==> inputs of trial 65 <==
## cordic
module cordic # (
    DATA_WIDTH = 12
)
(
    input clock,
    input reset,    
    output signed [DATA_WIDTH:0] sine,
    output signed [DATA_WIDTH:0] cosine
);
    localparam A = 16'h04DB;  
    logic [DATA_WIDTH:0] phase;
    logic [1:0] quarter;
    logic signed [DATA_WIDTH:0] x0;
    logic signed [DATA_WIDTH:0] y0;
    assign x0 = A;
    assign y0 = '0;
    phase_controller # (
        .PHASE_WIDTH(13)
    ) phase_controller_dut (
        .clock(clock),
        .reset(reset),
        .phase(phase),
        .quadrant(quarter)
    );
    logic signed [DATA_WIDTH:0] x_out;
    logic signed [DATA_WIDTH:0] y_out;
    logic [1:0] quarter_out;
    cordic_chain # (
        .DATA_WIDTH(12),
        .ANGLE_WIDTH(16),
        .ITERATIONS(16)
    ) cordic_chain_dut (
        .clock(clock),
        .reset(reset),
        .quarter_in(quarter),
        .x_in(x0),
        .y_in(y0),
        .angle_in(phase),        
        .x_out(x_out),
        .y_out(y_out),
        .quarter_out(quarter_out)        
    );
    quarter_selector # (
        .DATA_WIDTH(12)
    ) quarter_selector_dut (
        .clock(clock),
        .reset(reset),
        .quarter(quarter_out),
        .x_in(x_out),
        .y_in(y_out),
        .x_out(cosine),
        .y_out(sine)
    );
endmodule
Settings: LEC_CHECK=0, ABC_AREA=1, CAP_MARGIN=15, CELL_PAD_IN_SITES_GLOBAL_PLACEMENT=0, CORE_MARGIN=2, CORE_UTILIZATION=70, CTS_CLUSTER_DIAMETER=396, GPL_ROUTABILITY_DRIVEN=1, GPL_TIMING_DRIVEN=1, HOLD_SLACK_MARGIN=-0.07, MAX_ROUTING_LAYER=met4, MIN_ROUTING_LAYER=met1, SETUP_SLACK_MARGIN=-0.14, SLEW_MARGIN=20; clock period 2.06 ns.
run.sh (not shown) runs the stock make flow with config.mk's settings and CLKGATE_MAP_FILE=.
==> build 94: changes against trial 65 <==
==> flow/config.mk (replaced) <==
export PLATFORM = sky130hd
export DESIGN_NAME = cordic
export DESIGN_NICKNAME = cordic
export VERILOG_FILES = /design/flow/design.v
export SDC_FILE = /design/flow/constraint.sdc
export NUM_CORES = 4
export LEC_CHECK = 0
export ABC_AREA = 0
export CAP_MARGIN = 15
export CELL_PAD_IN_SITES_GLOBAL_PLACEMENT = 0
export CORE_ASPECT_RATIO = 1.15
export CORE_MARGIN = 2
export CORE_UTILIZATION = 70
export CTS_CLUSTER_SIZE = 37
export GPL_ROUTABILITY_DRIVEN = 1
export GPL_TIMING_DRIVEN = 1
export HOLD_SLACK_MARGIN = -0.07
export MAX_ROUTING_LAYER = met4
export MIN_ROUTING_LAYER = met1
export SETUP_SLACK_MARGIN = 0.32
export SLEW_MARGIN = 20
==> flow/constraint.sdc (replaced) <==
create_clock -name core_clock -period 2.55 [get_ports {clock}]
set_input_delay 0.5100 -clock core_clock [delete_from_list [all_inputs] [get_ports {clock}]]
set_output_delay 0.5100 -clock core_clock [all_outputs]
set_load 0.01 [all_outputs]
==> build 32: changes against trial 65 <==
==> flow/config.mk (replaced) <==
export PLATFORM = sky130hd
export DESIGN_NAME = cordic
export DESIGN_NICKNAME = cordic
export VERILOG_FILES = /design/flow/design.v
export SDC_FILE = /design/flow/constraint.sdc
export NUM_CORES = 4
export LEC_CHECK = 0
export ABC_AREA = 1
export CAP_MARGIN = 15
export CELL_PAD_IN_SITES_DETAIL_PLACEMENT = 2
export CELL_PAD_IN_SITES_GLOBAL_PLACEMENT = 1
export CORE_ASPECT_RATIO = 1.71
export CORE_MARGIN = 9
export CORE_UTILIZATION = 61
export CTS_CLUSTER_DIAMETER = 139
export GPL_ROUTABILITY_DRIVEN = 1
export GPL_TIMING_DRIVEN = 1
export HOLD_SLACK_MARGIN = -0.07
export MAX_ROUTING_LAYER = met4
export MIN_ROUTING_LAYER = met1
export PLACE_DENSITY_LB_ADDON = 0.02
export SETUP_SLACK_MARGIN = 0.32
export SLEW_MARGIN = 20
==> flow/constraint.sdc (replaced) <==
create_clock -name core_clock -period 4.31 [get_ports {clock}]
set_input_delay 0.8620 -clock core_clock [delete_from_list [all_inputs] [get_ports {clock}]]
set_output_delay 0.8620 -clock core_clock [all_outputs]
set_load 0.01 [all_outputs]
==> results <==
- Build 94 failed in 5_1_grt, error ODB-0269. Build 32 failed in 3_5_place_dp (DPL-0033). Trial 65 finished but fails on negative setup slack.
- Synthesized cell count is the same in trial 65 and build 32.
- Of trial 65 and build 94, trial 65 has the higher die area (gap 1.7%, measured against build 94).
- Area after synthesis is the same in trial 65 and build 32.
==> figures <==
Placed cell area: build 32 -; build 94 42200 µm²; trial 65 45400 µm²
Mux area share: build 32 0%; build 94 1.10%; trial 65 0%
Standard cell core area: build 32 64000 µm²; build 94 54900 µm²; trial 65 56200 µm²
Post-Place Setup Slack: build 32 -; build 94 -124 ps; trial 65 -355 ps
Total Die Area: build 32 74800 µm²; build 94 57600 µm²; trial 65 58500 µm²
Post-synthesis cell area: build 32 39600 µm²; build 94 39000 µm²; trial 65 39600 µm²
Distinct lib cells: build 32 52; build 94 71; trial 65 52
# H-tree levels: build 32 -; build 94 3; trial 65 3
Top cell area share: build 32 34.9%; build 94 35.5%; trial 65 34.9%
Horizontal die dimension: build 32 213 µm; build 94 224 µm; trial 65 242 µm
Standard-cell row count: build 32 121; build 94 92; trial 65 87
Height of the die: build 32 351 µm; build 94 257 µm; trial 65 242 µm
Number of sinks driven by the clock tree: build 32 -; build 94 690; trial 65 690
Basic-gate share of the synthesized area counting and, or, nand and nor cells: build 32 16.0%; build 94 11.7%; trial 65 16.0%
Sequential area share after synthesis: build 32 34.9%; build 94 35.5%; trial 65 34.9%
Maximum number of buffers from clock root to sink: build 32 -; build 94 3; trial 65 3
Post-CTS Hold Fix Bufs: build 32 -; build 94 0; trial 65 0
Status: build 32 stopped before the end; build 94 stopped before the end; trial 65 failed layout checks
Failing step: build 32 3_5_place_dp; build 94 5_1_grt; trial 65 -
Violated checks: build 32 -; build 94 -; trial 65 negative setup slack

---

==> inputs of trial 26 <==
Starting RTL as in the previous note.
clock: 4.84 ns
lec_check: 0
cap_margin: 20
cell_pad_in_sites_global_placement: 0
core_margin: 9
core_utilization: 71
gpl_routability_driven: 1
gpl_timing_driven: 1
place_density_lb_addon: 0.13
setup_slack_margin: -0.19
slew_margin: 20
tns_end_percent: 20
==> trial 98: changes against trial 26 <==
==> flow/config.mk (replaced) <==
export PLATFORM = sky130hd
export DESIGN_NAME = cordic
export DESIGN_NICKNAME = cordic
export VERILOG_FILES = /design/flow/design.v
export SDC_FILE = /design/flow/constraint.sdc
export NUM_CORES = 4
export LEC_CHECK = 0
export ABC_AREA = 1
export CAP_MARGIN = 0
export CORE_MARGIN = 2
export CORE_UTILIZATION = 72
export CTS_CLUSTER_DIAMETER = 400
export CTS_CLUSTER_SIZE = 99
export PLACE_DENSITY = 0.42
export SETUP_SLACK_MARGIN = -0.16
export SLEW_MARGIN = 20
==> flow/constraint.sdc (replaced) <==
create_clock -name core_clock -period 1.96 [get_ports {clock}]
set_input_delay 0.3920 -clock core_clock [delete_from_list [all_inputs] [get_ports {clock}]]
set_output_delay 0.3920 -clock core_clock [all_outputs]
set_load 0.01 [all_outputs]
==> out/qor.json <==
{
  "post-route-util": {"value": 78.9, "unit": "%"},
  "yosys-stat-area": {"value": 39000, "unit": "sq um"},
  "simple_gate_fraction_of_synth_area": {"value": 11.7, "unit": "%"},
  "clkSlewWorstSetupHoldPaths": {"value": 0.06, "unit": "ns"},
  "floorplan.initialDensity": {"value": 72.1, "unit": "%"},
  "floorplan.die.width": {"value": 252, "unit": "microns"},
  "outcome": {"value": "timing/DRC/antenna clean"},
  "finalWirelength": {"value": 76500, "unit": "microns"},
  "buffer_area_share": {"value": 0.728, "unit": "%"},
  "sh_seq_area": {"value": 32.4, "unit": "%"},
  "grt_use_met3": {"value": 3.07, "unit": "%"},
  "grt.met2_usage": {"value": 43.2, "unit": "%"},
  "routed_via_density": {"value": 5.88},
  "setup_slack": {"value": 1.44, "unit": "ns"},
  "nFillCells": {"value": 3655}
}
Source of the figures above: trial 26

==> out/qor.json <==
{
  "outcome": {"value": "stopped before the end"},
  "stopped_at": {"value": "global routing"},
  "toolErrorMsg": {"value": "[ERROR GRT-0232] Routing congestion too high. Check the congestion heatmap in the GUI."},
  "floorplan.initialDensity": {"value": 73.2, "unit": "%"},
  "simple_gate_fraction_of_synth_area": {"value": 16.0, "unit": "%"},
  "yosys-stat-area": {"value": 39600, "unit": "sq um"},
  "grt.met2_usage": {"value": 102, "unit": "%"},
  "grt_use_met3": {"value": 71.0, "unit": "%"}
}
Source of the figures above: trial 98


---

==> wip/quartz <==
==> flow/design.v <==
`timescale 1ns / 1ps
module rotator # (
    DATA_WIDTH = 12,
    ANGLE_WIDTH = 16,
    ITERATION = 0,
    TAN_ANGLE = 0
)
(
    input clock, 
    input reset,
    input [1:0] quarter_in,
    input signed [DATA_WIDTH:0] x_in,
    input signed [DATA_WIDTH:0] y_in,
    input signed [ANGLE_WIDTH:0] z_in,
    output [1:0] quarter_out,
    output signed [DATA_WIDTH:0] x_out,
    output signed [DATA_WIDTH:0] y_out,
    output signed [ANGLE_WIDTH:0] z_out
);
    function signed [DATA_WIDTH:0] shift_register(
        input signed [DATA_WIDTH:0] register, 
        input integer n
    );
        integer i;
        begin
            shift_register = register;
            for (i = 0; i < n; i++) begin
                shift_register = {register[DATA_WIDTH], shift_register[DATA_WIDTH:1]};
            end
        end
    endfunction
    logic signed [DATA_WIDTH:0] Xd, Yd;
    assign Xd = shift_register(x_in, ITERATION);
    assign Yd = shift_register(y_in, ITERATION);   
    logic signed [DATA_WIDTH:0] X, Y; 
    logic signed [ANGLE_WIDTH:0] Z; 
    logic [1:0] Q;
    always_ff @(posedge clock) begin
        Q <= quarter_in;
        if (z_in < 0) begin
            X <= x_in + Yd;
            Y <= y_in - Xd;
            Z <= z_in + TAN_ANGLE;
        end
        else begin
            X <= x_in - Yd;
            Y <= y_in + Xd;
            Z <= z_in - TAN_ANGLE;
        end   
    end    
    assign x_out = X;
    assign y_out = Y;
    assign z_out = Z;    
    assign quarter_out = Q;
endmodule
`timescale 1ns / 1ps
module cordic_chain #(
    DATA_WIDTH = 12,
    ANGLE_WIDTH = 16,
    ITERATIONS = 16
)
(
    input clock,
    input reset,
    input [1:0] quarter_in,
    input signed [DATA_WIDTH:0] x_in,
    input signed [DATA_WIDTH:0] y_in,
    input signed [DATA_WIDTH:0] angle_in,
    output signed [DATA_WIDTH:0] x_out,
    output signed [DATA_WIDTH:0] y_out, 
    output [1:0] quarter_out 
 );
    logic [1:0] quarters [ITERATIONS:0];
    logic signed [DATA_WIDTH:0] xs [ITERATIONS:0];
    logic signed [DATA_WIDTH:0] ys [ITERATIONS:0];
    logic signed [ANGLE_WIDTH:0] zs [ITERATIONS:0];   
    assign quarters[0] = quarter_in;
    assign xs[0] = x_in;
    assign ys[0] = y_in;
    assign zs[0] = {1'b0, angle_in[DATA_WIDTH-1:0], 4'b0000};
    function [ANGLE_WIDTH:0] tan_angle; 
        input [3:0] iteration;
        begin
            case (iteration)
            4'b0000: tan_angle = 17'd25736;  
            4'b0001: tan_angle = 17'd15192;  
            4'b0010: tan_angle = 17'd8028;  
            4'b0011: tan_angle = 17'd4074;  
            4'b0100: tan_angle = 17'd2045;  
            4'b0101: tan_angle = 17'd1024;  
            4'b0110: tan_angle = 17'd512;  
            4'b0111: tan_angle = 17'd256;  
            4'b1000: tan_angle = 17'd128;  
            4'b1001: tan_angle = 17'd64;  
            4'b1010: tan_angle = 17'd32;  
            4'b1011: tan_angle = 17'd16;  
            4'b1100: tan_angle = 17'd8;  
            4'b1101: tan_angle = 17'd4;  
            4'b1110: tan_angle = 17'd2;  
            4'b1111: tan_angle = 17'd1;  
            endcase
        end
    endfunction
    genvar i;
    generate 
    for (i = 0; i < ITERATIONS; i++) begin
        rotator # (
            .DATA_WIDTH(DATA_WIDTH),
            .ANGLE_WIDTH(ANGLE_WIDTH),
            .ITERATION(i),
            .TAN_ANGLE(tan_angle(i))
        ) rotator_dut (
            .clock(clock),
            .reset(reset),
            .quarter_in(quarters[i]),
            .x_in(xs[i]),
            .y_in(ys[i]),
            .z_in(zs[i]),
            .quarter_out(quarters[i+1]),
            .x_out(xs[i+1]),
            .y_out(ys[i+1]),
            .z_out(zs[i+1])        
        );   
    end
    endgenerate
    assign x_out = xs[ITERATIONS];
    assign y_out = ys[ITERATIONS];
    assign quarter_out = quarters[ITERATIONS];
endmodule
`timescale 1ns / 1ps
module quarter_selector # (
    DATA_WIDTH = 12
)
(
    input clock, 
    input reset,
    input [1:0] quarter,
    input signed [DATA_WIDTH:0] x_in,
    input signed [DATA_WIDTH:0] y_in,
    output signed [DATA_WIDTH:0] x_out,
    output signed [DATA_WIDTH:0] y_out
);
logic [DATA_WIDTH:0] x_up, x_down;
logic [DATA_WIDTH:0] y_up, y_down;
assign x_up = x_in + 13'h800;
assign x_down = 13'h800 - x_in;
assign y_up = y_in + 13'h800;
assign y_down = 13'h800 - y_in;
logic [DATA_WIDTH:0] X, Y;
always_ff @(posedge clock) begin
    if (reset) begin
        X <= '0;
        Y <= '0;    
    end
    else begin
        case (quarter)
            2'b00: begin
                X <= x_up;
                Y <= y_up; 
            end
            2'b01: begin
                X <= x_down;
                Y <= y_up;                        
            end
            2'b10: begin
                X <= x_down;
                Y <= y_down;                                    
            end
            2'b11: begin
                X <= x_up;
                Y <= y_down;                                               
            end
        endcase    
    end
end
assign x_out = X;
assign y_out = Y;
endmodule
`timescale 1ns / 1ps
module phase_controller # (
    PHASE_WIDTH = 13
) 
(
    input clock, 
    input reset,
    output [PHASE_WIDTH-1:0] phase,
    output [1:0] quadrant   
);
localparam frequence_fraction = 8'd56;
localparam frequence_reverse_fraction = 8'd100 - frequence_fraction;
localparam phase_90 = 13'd3216;
localparam base_step = 2'd1;
localparam extended_step = 2'd2;
typedef enum logic [1:0] {
    QUADRANT_I, 
    QUADRANT_II,
    QUADRANT_III,
    QUADRANT_IV
} quadrant_state;
logic [PHASE_WIDTH-1:0] phase_out;
logic inc_en; 
logic counter_reset;
logic [15:0] counter;
always_ff @(posedge clock) begin
    if (reset) begin
        counter <= '0;
        inc_en <= '0;
    end
    else if (counter_reset) begin
        counter <= '0;
    end
    else begin
        if (counter >= 8'd100) begin
            inc_en <= '1;
            counter <= counter - frequence_reverse_fraction;
        end
        else begin
            inc_en <= '0;
            counter <= counter + frequence_fraction;
        end
    end
end
quadrant_state quadrant_out;
logic [15:0] angle_counter;
assign quadrant = quadrant_out;
assign phase = phase_out;
always_ff @(posedge clock) begin
    if (reset) begin
        quadrant_out <= QUADRANT_I;
        phase_out <= '0;
        angle_counter <= '0;
    end
    else case (quadrant_out)
        QUADRANT_I: begin
            if (angle_counter >= phase_90) begin
                quadrant_out <= QUADRANT_II;
                angle_counter <= '0;                
            end
            else begin
                if (inc_en) begin
                    phase_out <= phase_out + extended_step;
                    angle_counter <= angle_counter + extended_step;
                end
                else begin
                    phase_out <= phase_out + base_step;
                    angle_counter <= angle_counter + base_step;
                end
            end
        end
        QUADRANT_II: begin
            if (angle_counter >= phase_90) begin
                quadrant_out <= QUADRANT_III;
                angle_counter <= '0;                
            end
            else begin
                if (inc_en) begin
                    phase_out <= phase_out - extended_step;
                    angle_counter <= angle_counter + extended_step;
                end
                else begin
                    phase_out <= phase_out - base_step;
                    angle_counter <= angle_counter + base_step;
                end
            end           
        end
        QUADRANT_III: begin
            if (angle_counter >= phase_90) begin
                quadrant_out <= QUADRANT_IV;
                angle_counter <= '0;                
            end
            else begin
                if (inc_en) begin
                    phase_out <= phase_out + extended_step;
                    angle_counter <= angle_counter + extended_step;
                end
                else begin
                    phase_out <= phase_out + base_step;
                    angle_counter <= angle_counter + base_step;
                end
            end        
        end
        QUADRANT_IV: begin
            if (angle_counter >= phase_90) begin
                quadrant_out <= QUADRANT_I;
                angle_counter <= '0;                
            end
            else begin
                if (inc_en) begin
                    phase_out <= phase_out - extended_step;
                    angle_counter <= angle_counter + extended_step;
                end
                else begin
                    phase_out <= phase_out - base_step;
                    angle_counter <= angle_counter + base_step;
                end
            end                                 
        end
    endcase
end
always_ff @(posedge clock) begin
    if (reset) begin
        counter_reset <= '0;
    end
    else if (angle_counter >= phase_90) begin
        counter_reset <= '1;
    end
    else begin
        counter_reset <= '0;
    end
end
endmodule
`timescale 1ns / 1ps
module cordic # (
    DATA_WIDTH = 12
)
(
    input clock,
    input reset,    
    output signed [DATA_WIDTH:0] sine,
    output signed [DATA_WIDTH:0] cosine
);
    localparam A = 16'h04DB;  
    logic [DATA_WIDTH:0] phase;
    logic [1:0] quarter;
    logic signed [DATA_WIDTH:0] x0;
    logic signed [DATA_WIDTH:0] y0;
    assign x0 = A;
    assign y0 = '0;
    phase_controller # (
        .PHASE_WIDTH(13)
    ) phase_controller_dut (
        .clock(clock),
        .reset(reset),
        .phase(phase),
        .quadrant(quarter)
    );
    logic signed [DATA_WIDTH:0] x_out;
    logic signed [DATA_WIDTH:0] y_out;
    logic [1:0] quarter_out;
    cordic_chain # (
        .DATA_WIDTH(12),
        .ANGLE_WIDTH(16),
        .ITERATIONS(16)
    ) cordic_chain_dut (
        .clock(clock),
        .reset(reset),
        .quarter_in(quarter),
        .x_in(x0),
        .y_in(y0),
        .angle_in(phase),        
        .x_out(x_out),
        .y_out(y_out),
        .quarter_out(quarter_out)        
    );
    quarter_selector # (
        .DATA_WIDTH(12)
    ) quarter_selector_dut (
        .clock(clock),
        .reset(reset),
        .quarter(quarter_out),
        .x_in(x_out),
        .y_in(y_out),
        .x_out(cosine),
        .y_out(sine)
    );
endmodule
==> flow/run.sh <==
#!/bin/bash
# the make line also repeats each setting of config.mk as NAME=value (left out here)
make -C /OpenROAD-flow-scripts/flow DESIGN_CONFIG=/design/flow/config.mk WORK_HOME=/design/flow/orfs CLKGATE_MAP_FILE= finish
==> flow/config.mk <==
export PLATFORM = sky130hd
export DESIGN_NAME = cordic
export DESIGN_NICKNAME = cordic
export VERILOG_FILES = /design/flow/design.v
export SDC_FILE = /design/flow/constraint.sdc
export NUM_CORES = 4
export LEC_CHECK = 0
export CAP_MARGIN = 30
export CELL_PAD_IN_SITES_DETAIL_PLACEMENT = 2
export CORE_MARGIN = 2
export CORE_UTILIZATION = 26
export GPL_TIMING_DRIVEN = 0
export PLACE_DENSITY = 0.6
export SETUP_SLACK_MARGIN = -0.45
export SLEW_MARGIN = 10
==> flow/constraint.sdc <==
create_clock -name core_clock -period 5.0 [get_ports {clock}]
set_input_delay 1.0000 -clock core_clock [delete_from_list [all_inputs] [get_ports {clock}]]
set_output_delay 1.0000 -clock core_clock [all_outputs]
set_load 0.01 [all_outputs]
==> inputs of wip/zinc, as changes to wip/quartz <==
- CAP_MARGIN: 30 -> 20
- CELL_PAD_IN_SITES_DETAIL_PLACEMENT: 2 -> not set
- CORE_UTILIZATION: 26 -> 72
- GPL_TIMING_DRIVEN: 0 -> not set
- PLACE_DENSITY: 0.6 -> not set
- SETUP_SLACK_MARGIN: -0.45 -> not set
- SLEW_MARGIN: 10 -> 20
==> flow/constraint.sdc (replaced) <==
create_clock -name core_clock -period 2.6 [get_ports {clock}]
set_input_delay 0.5200 -clock core_clock [delete_from_list [all_inputs] [get_ports {clock}]]
set_output_delay 0.5200 -clock core_clock [all_outputs]
set_load 0.01 [all_outputs]
==> qor summary <==
quantity                                                              wip/quartz                    wip/zinc
Result of the run                                     complete, but fails checks  complete, but fails checks
Layout check failures                                       negative setup slack        negative setup slack
Endpoint arrival time on the critical path                               5.75 ns                     3.27 ns
Met2 routed WL                                                          86700 um                    43900 um
Met3 usage                                                                0.0323                      0.0370
Die ar.                                                              153000 um^2                  56000 um^2
Post-Place Worst Slack                                                  0.424 ns                   -0.117 ns
Transition time of the tightest slew-check pin                           1.02 ns                    0.636 ns
Placement Rows                                                               142                          85
Final non-filler cell total                                                 6309                        5279
Final worst path period need                                             5.22 ns                     2.72 ns
Pin count of the biggest net entering global routing                          22                          27
